## onyx
## Top_FFT
module Top_FFT #(
    parameter   INTEGER_SIZE = 4,
                FRACT_SIZE = 14,
                NFFT = 64
) (
    input       wire                                             clk, rst,
    input       wire                                             start_FFT,
    input       wire    signed  [INTEGER_SIZE+FRACT_SIZE-1:0]    serial_in_r, serial_in_i,
    output      wire    signed  [INTEGER_SIZE+FRACT_SIZE-1:0]    serial_out_r, serial_out_i,
    output      wire                                             end_FFT, data_valid_FFT
);
For scale: about 3400 flip-flops, about 77 I/O pins, roughly 0.21 mm^2 of cells after synthesis.
export LEC_CHECK = 0
export CAP_MARGIN = 10
export CORE_MARGIN = 2
export CORE_UTILIZATION = 72
export CTS_CLUSTER_DIAMETER = 228
export CTS_CLUSTER_SIZE = 99
export PLACE_DENSITY = 0.6
export SETUP_SLACK_MARGIN = 1.43
export SLEW_MARGIN = 20
create_clock -name core_clock -period 6.09 [get_ports {clk}]
run.sh (not shown) runs the stock make flow with config.mk's settings and CLKGATE_MAP_FILE=.
Status(onyx) = ERROR, stage = detailed placement (3_5_place_dp)
Here is what was changed in the inputs of tundra compared with onyx.
- CTS_CLUSTER_SIZE: 99 -> unset
- CTS_CLUSTER_DIAMETER: 228 -> unset
- CAP_MARGIN: 10 -> 20
- SETUP_SLACK_MARGIN: 1.43 -> unset
- CORE_UTILIZATION: 72 -> 64
- the clock period (ns, I/O delays scaled along): 6.09 -> 12.6
Findings:
onyx did not make it past detailed placement (3_5_place_dp), where a tool error ended it. tundra reached the end of the flow, and the finished layout is clean on the timing, design-rule and antenna checks. When tundra is set beside onyx, its floorplan core density turns out to be 8.0 points smaller. Any difference in flip-flop and latch count after synthesis between onyx and tundra is small enough to ignore. onyx -> tundra: adder and majority gate portion of the synthesized area delta 0, exact match. From onyx to tundra the numbers moved as follows: width of the chip up 6.0%; placeable core region climbed about 13%; post-synthesis average cell area shows no meaningful change; chip area now larger.
> inputs changed (tundra -> xenon)
- CTS_CLUSTER_SIZE: unset -> 99
- ABC_AREA: unset -> 1
- SETUP_SLACK_MARGIN: unset -> 0.51
- the clock period (ns, I/O delays scaled along): 12.6 -> 3.99
### Flow results
- xenon against tundra: count of input and output buffers did not really move; post-detailed-placement cell area picked up an extra 14%; synthesized instance count rose by 3356.
- In xenon, XOR/XNOR share of the synthesized area is lower than in tundra.
- Between tundra and xenon, share of synthesized cell area in and, or, nand and nor gates is higher for xenon, tundra comes in under that.
- Tool error ODB-0269 stopped xenon during global routing (5_1_grt); no final results.
Here is what was changed in the inputs of lagoon compared with xenon.
- a change of CORE_UTILIZATION from 64 to 40
- a deleted SETUP_SLACK_MARGIN that had been 0.51
- a deleted ABC_AREA that had been 1
- a deleted CTS_CLUSTER_SIZE that had been 99
- a change of the clock period (ns, I/O delays scaled along) from 3.99 to 10.7
Findings:
Min adder and majority gate portion of the synthesized area across xenon and lagoon: xenon
Cell count after placement, xenon and lagoon, lower one = lagoon.
In lagoon, synthesized-area fraction occupied by and/or/nand/nor cells is lower than in xenon.
Diff xenon -> lagoon | number of hold buffers added after CTS | decrease of 1
On multiplexer fraction of the synthesized cell area: between xenon and lagoon, it ends up lower for xenon.
Relative to xenon, the TritonCTS buffer count of lagoon is higher by 16.
On synthesized cell count, the lower figure sits with lagoon, not xenon.
On lagoon: synthesized area per cell is 1.4 um^2 higher than what xenon gave.
lagoon: full flow OK, the timing, design-rule and antenna checks passed
Row area share of and-or/or-and cells after synthesis: lagoon lower / xenon higher
lagoon — yosys synthesis chip area 0.0081 mm^2 lower, xenon as reference
On cell count in the Yosys report, the higher figure sits with xenon, not lagoon.
> inputs changed (lagoon -> harbor)
- CORE_UTILIZATION changed from 40 to 15
## What came out
- No stage failed in harbor, and the final checks on the layout all came back clean.
- Comparing lagoon and harbor, the higher post-detailed-placement half-perimeter wirelength was measured on lagoon.
- Hold slack: harbor > lagoon
- Diff lagoon and harbor: number of clock buffers in the layout higher in lagoon
The inputs of sierra differ from those of harbor as listed below.
- CORE_UTILIZATION changed from 15 to 70
- the clock period (ns, I/O delays scaled along) changed from 10.7 to 8.97
[summary]
Vias: sierra more than harbor
sierra completed every stage of the flow, and the final layout passed the timing, design-rule and antenna checks.
Compared with harbor, in sierra post-route worst setup slack down 440 ps; critical path depth up 1; vertical extent of the die down 54%.


Starting RTL as in the previous note.
==> flow/design.v (excerpt) <==
module Top_FFT #(
    parameter   INTEGER_SIZE = 4,
                FRACT_SIZE = 14,
                NFFT = 64
) (
    input       wire                                             clk, rst,
    input       wire                                             start_FFT,
    input       wire    signed  [INTEGER_SIZE+FRACT_SIZE-1:0]    serial_in_r, serial_in_i,
    output      wire    signed  [INTEGER_SIZE+FRACT_SIZE-1:0]    serial_out_r, serial_out_i,
    output      wire                                             end_FFT, data_valid_FFT
);
localparam DATA_WIDTH = INTEGER_SIZE+FRACT_SIZE ;
wire    [$clog2(NFFT)-1:0]        start_stages;
wire    [DATA_WIDTH-1:0]        stage2_in_r, stage2_in_i;
wire    [DATA_WIDTH-1:0]        stage3_in_r, stage3_in_i;
wire    [DATA_WIDTH-1:0]        stage4_in_r, stage4_in_i;
wire    [DATA_WIDTH-1:0]        stage5_in_r, stage5_in_i;
wire    [DATA_WIDTH-1:0]        stage6_in_r, stage6_in_i;
wire    [DATA_WIDTH-1:0]        stage7_in_r, stage7_in_i;
FFT_1st_stage #(.INTEGER_SIZE(INTEGER_SIZE), .FRACT_SIZE(FRACT_SIZE), .STAGE_NO(1), .NFFT(NFFT)) ST1 (
    .clk(clk),
    .rst(rst),
    .start_conv(start_stages[0]),
    .serial_in_r(serial_in_r),
    .serial_in_i(serial_in_i),
    .serial_out_r(stage2_in_r),
    .serial_out_i(stage2_in_i)
);
FFT_2nd_stage #(.INTEGER_SIZE(INTEGER_SIZE), .FRACT_SIZE(FRACT_SIZE), .STAGE_NO(2), .NFFT(NFFT)) ST2 (
    .clk(clk),
    .rst(rst),
    .start_conv(start_stages[1]),
    .serial_in_r(stage2_in_r),
    .serial_in_i(stage2_in_i),
    .serial_out_r(stage3_in_r),
    .serial_out_i(stage3_in_i)
);
FFT_3rd_stage #(.INTEGER_SIZE(INTEGER_SIZE), .FRACT_SIZE(FRACT_SIZE), .STAGE_NO(3), .NFFT(NFFT)) ST3 (
    .clk(clk),
    .rst(rst),
    .start_conv(start_stages[2]),
    .serial_in_r(stage3_in_r),
    .serial_in_i(stage3_in_i),
    .serial_out_r(stage4_in_r),
    .serial_out_i(stage4_in_i)
);
  ...
make LEC_CHECK=0 CAP_MARGIN=35 CELL_PAD_IN_SITES_DETAIL_PLACEMENT=1 CELL_PAD_IN_SITES_GLOBAL_PLACEMENT=0 CORE_MARGIN=2 CORE_UTILIZATION=61 GPL_ROUTABILITY_DRIVEN=0 MAX_ROUTING_LAYER=met5 MIN_ROUTING_LAYER=met1 SETUP_SLACK_MARGIN=1.5 SLEW_MARGIN=5 finish   # period 12.7 ns
Change:
- ABC_AREA: unset -> 1
- CAP_MARGIN: 35 -> 20
- CELL_PAD_IN_SITES_DETAIL_PLACEMENT: 1 -> unset
- CELL_PAD_IN_SITES_GLOBAL_PLACEMENT: 0 -> unset
- CORE_UTILIZATION: 61 -> 70
- CTS_CLUSTER_DIAMETER: unset -> 227
- GPL_ROUTABILITY_DRIVEN: 0 -> unset
- MAX_ROUTING_LAYER: met5 -> unset
- MIN_ROUTING_LAYER: met1 -> unset
- PLACE_DENSITY: unset -> 0.6
- SETUP_SLACK_MARGIN: 1.5 -> unset
- clock period: 12.7 -> 6.91 ns (I/O delays scaled with it)
The new run never finished: it broke off in global routing (5_1_grt), error GRT-0116.
Synthesized cell count goes up by 19%.
Die size goes down by 9.4%.
Synthesized area goes up by 3.9%.
Change:
- ABC_AREA: 1 -> unset
- CORE_UTILIZATION: 70 -> 40
- CTS_CLUSTER_DIAMETER: 227 -> unset
- SLEW_MARGIN: 5 -> 20
- clock period: 6.91 -> 13.3 ns (I/O delays scaled with it)
This time the run completed without violations; die size goes up by 68%; synthesized area goes down by about 4%; synthesized cell count goes down by about 16%.
Change:
- clock period: 13.3 -> 12.0 ns (I/O delays scaled with it)
Power went up by 12%.
First-iteration DRC count drops by 1.1%.
Core utilization is about the same.
Non-clock buffer count rises by 31.
Change:
- ABC_AREA: unset -> 0
- CELL_PAD_IN_SITES_DETAIL_PLACEMENT: unset -> 1
- CELL_PAD_IN_SITES_GLOBAL_PLACEMENT: unset -> 2
- CORE_MARGIN: 2 -> 6
- GPL_ROUTABILITY_DRIVEN: unset -> 1
- MAX_ROUTING_LAYER: unset -> met4
- MIN_ROUTING_LAYER: unset -> met1
- PLACE_DENSITY: 0.6 -> unset
- PLACE_DENSITY_LB_ADDON: unset -> 0.01
- SLEW_MARGIN: 20 -> 35
- TNS_END_PERCENT: unset -> 15
Effect: The changed run completed without violations. Power climbs by a few percent. Cell area is higher slightly. Die area went up by a few percent. Setup slack gains 0.21 ns.
Change:
- ABC_AREA: 0 -> 1
- CELL_PAD_IN_SITES_DETAIL_PLACEMENT: 1 -> unset
- CELL_PAD_IN_SITES_GLOBAL_PLACEMENT: 2 -> unset
- CORE_ASPECT_RATIO: unset -> 1.46
- CORE_MARGIN: 6 -> 2
- CORE_UTILIZATION: 40 -> 65
- CTS_CLUSTER_DIAMETER: unset -> 165
- CTS_CLUSTER_SIZE: unset -> 74
- GPL_ROUTABILITY_DRIVEN: 1 -> unset
- GPL_TIMING_DRIVEN: unset -> 1
- HOLD_SLACK_MARGIN: unset -> 0.02
- MIN_ROUTING_LAYER: met1 -> met2
- PLACE_DENSITY: unset -> 0.6
- PLACE_DENSITY_LB_ADDON: 0.01 -> unset
- SETUP_SLACK_MARGIN: unset -> 1.15
- SLEW_MARGIN: 35 -> 20
- TNS_END_PERCENT: 15 -> unset
=>
- The changed run never finished: it broke off in global routing (5_1_grt), error GRT-0116
- area after synthesis rose by 3.9%
- synthesized cell count rose by 19%
- die size fell by about 37%


Starting RTL as in the previous note.
==> flow/design.v (excerpt) <==
module Top_FFT #(
    parameter   INTEGER_SIZE = 4,
                FRACT_SIZE = 14,
                NFFT = 64
) (
    input       wire                                             clk, rst,
    input       wire                                             start_FFT,
    input       wire    signed  [INTEGER_SIZE+FRACT_SIZE-1:0]    serial_in_r, serial_in_i,
    output      wire    signed  [INTEGER_SIZE+FRACT_SIZE-1:0]    serial_out_r, serial_out_i,
    output      wire                                             end_FFT, data_valid_FFT
);
localparam DATA_WIDTH = INTEGER_SIZE+FRACT_SIZE ;
wire    [$clog2(NFFT)-1:0]        start_stages;
wire    [DATA_WIDTH-1:0]        stage2_in_r, stage2_in_i;
wire    [DATA_WIDTH-1:0]        stage3_in_r, stage3_in_i;
wire    [DATA_WIDTH-1:0]        stage4_in_r, stage4_in_i;
wire    [DATA_WIDTH-1:0]        stage5_in_r, stage5_in_i;
wire    [DATA_WIDTH-1:0]        stage6_in_r, stage6_in_i;
wire    [DATA_WIDTH-1:0]        stage7_in_r, stage7_in_i;
FFT_1st_stage #(.INTEGER_SIZE(INTEGER_SIZE), .FRACT_SIZE(FRACT_SIZE), .STAGE_NO(1), .NFFT(NFFT)) ST1 (
    .clk(clk),
    .rst(rst),
    .start_conv(start_stages[0]),
    .serial_in_r(serial_in_r),
    .serial_in_i(serial_in_i),
    .serial_out_r(stage2_in_r),
    .serial_out_i(stage2_in_i)
);
FFT_2nd_stage #(.INTEGER_SIZE(INTEGER_SIZE), .FRACT_SIZE(FRACT_SIZE), .STAGE_NO(2), .NFFT(NFFT)) ST2 (
    .clk(clk),
    .rst(rst),
    .start_conv(start_stages[1]),
    .serial_in_r(stage2_in_r),
    .serial_in_i(stage2_in_i),
    .serial_out_r(stage3_in_r),
    .serial_out_i(stage3_in_i)
);
FFT_3rd_stage #(.INTEGER_SIZE(INTEGER_SIZE), .FRACT_SIZE(FRACT_SIZE), .STAGE_NO(3), .NFFT(NFFT)) ST3 (
    .clk(clk),
    .rst(rst),
    .start_conv(start_stages[2]),
    .serial_in_r(stage3_in_r),
    .serial_in_i(stage3_in_i),
    .serial_out_r(stage4_in_r),
    .serial_out_i(stage4_in_i)
);
FFT_4th_stage #(.INTEGER_SIZE(INTEGER_SIZE), .FRACT_SIZE(FRACT_SIZE), .STAGE_NO(4), .NFFT(NFFT)) ST4 (
    .clk(clk),
    .rst(rst),
  ...
==> flow/config.mk <==
export PLATFORM = sky130hd
export DESIGN_NAME = Top_FFT
export DESIGN_NICKNAME = Top_FFT
export VERILOG_FILES = /design/flow/design.v
export SDC_FILE = /design/flow/constraint.sdc
export NUM_CORES = 4
export LEC_CHECK = 0
export ABC_AREA = 1
export CAP_MARGIN = 15
export CELL_PAD_IN_SITES_DETAIL_PLACEMENT = 2
export CORE_MARGIN = 2
export CORE_UTILIZATION = 36
export CTS_CLUSTER_DIAMETER = 182
export CTS_CLUSTER_SIZE = 15
export GPL_ROUTABILITY_DRIVEN = 0
export GPL_TIMING_DRIVEN = 0
export PLACE_DENSITY_LB_ADDON = 0.08
export SETUP_SLACK_MARGIN = -0.31
export SLEW_MARGIN = 20
export TNS_END_PERCENT = 70
==> flow/constraint.sdc <==
create_clock -name core_clock -period 8.4 [get_ports {clk}]
set_input_delay 1.6800 -clock core_clock [delete_from_list [all_inputs] [get_ports {clk}]]
set_output_delay 1.6800 -clock core_clock [all_outputs]
set_load 0.01 [all_outputs]
The first run reached the layout checks and failed them: negative setup slack.
Change:
Settings changed: ABC_AREA 1 to not set, CAP_MARGIN 15 to 10, CELL_PAD_IN_SITES_DETAIL_PLACEMENT 2 to not set, CORE_UTILIZATION 36 to 22, PLACE_DENSITY_LB_ADDON 0.08 to 0.05, TNS_END_PERCENT 70 to 75.
=> The changed run completed, yet does not pass: negative setup slack; cell area climbs by 0.79%; setup slack got worse by 0.88 ns; final cell count climbs by 4.7%; power drops by 2.7%; via count drops by 18%.
Change:
Settings changed: CAP_MARGIN 10 to 20, CORE_UTILIZATION 22 to 28, CTS_CLUSTER_DIAMETER 182 to not set, CTS_CLUSTER_SIZE 15 to not set, GPL_ROUTABILITY_DRIVEN 0 to not set, GPL_TIMING_DRIVEN 0 to not set, PLACE_DENSITY set to 0.6, PLACE_DENSITY_LB_ADDON 0.05 to not set, SETUP_SLACK_MARGIN -0.31 to not set, TNS_END_PERCENT 75 to not set.
Clock period 8.4 ns to 19.1 ns, I/O delays scaled along.
This time the run finished clean; via count goes down by about 1.6%; total power decreases by about 50%; clock power goes down by 46%; sequential share of layout area went up by 1.1 points; worst setup slack improved by 9.7 ns; wire length goes down by 35%; cell area decreases by about 3%; global-route usage went down by 2.5 points; first-iteration DRC count rose by about 7%; sequential power is lower by about 56%.
Change:
Settings changed: CORE_UTILIZATION 28 to 65, TNS_END_PERCENT set to 5.
Clock period 19.1 ns to 5.64 ns, I/O delays scaled along.
With this change the flow completed, yet does not pass: negative setup slack; register-to-register slack degrades by 11 ns; first-iteration DRC count increases by 53%; utilization goes up by 45 points; flip-flop count is unchanged; global-route usage grows by 22 points; clock power grows to 3.6 times its value.


job 101:
Top_FFT again, from the RTL that the note above started with.
Settings: LEC_CHECK=0, ABC_AREA=1, CAP_MARGIN=20, CORE_MARGIN=2, CORE_UTILIZATION=72, CTS_CLUSTER_DIAMETER=228, CTS_CLUSTER_SIZE=37, PLACE_DENSITY_LB_ADDON=0.03, SETUP_SLACK_MARGIN=2.07, SLEW_MARGIN=20; clock period 7.24 ns.
Job 101 did not finish: a tool error stopped it during global routing (5_1_grt).
Input-level comparison between job 102 and job 101:
Settings: ABC_AREA no longer set, was 1; PLACE_DENSITY_LB_ADDON no longer set, was 0.03; SETUP_SLACK_MARGIN no longer set, was 2.07; CTS_CLUSTER_DIAMETER no longer set, was 228; PLACE_DENSITY now 0.6, previously not set; CTS_CLUSTER_SIZE no longer set, was 37; CORE_UTILIZATION now 61, was 72; the clock period (ns, I/O delays scaled along) now 6.92, was 7.24.
==> results <==
In job 102 the implementation completed, yet the final layout does not meet the checks, the culprit being setup timing. Relative to job 101, the area after synthesis measured on job 102 has decreased by a few percent. Job 102: synthesis area per yosys about 4% below job 101. [compare] base=job 101 new=job 102: synthesized cell count moved down, area fraction in compound gates dropped 0.63 points.
Power is estimated from default activity; no workload was simulated.
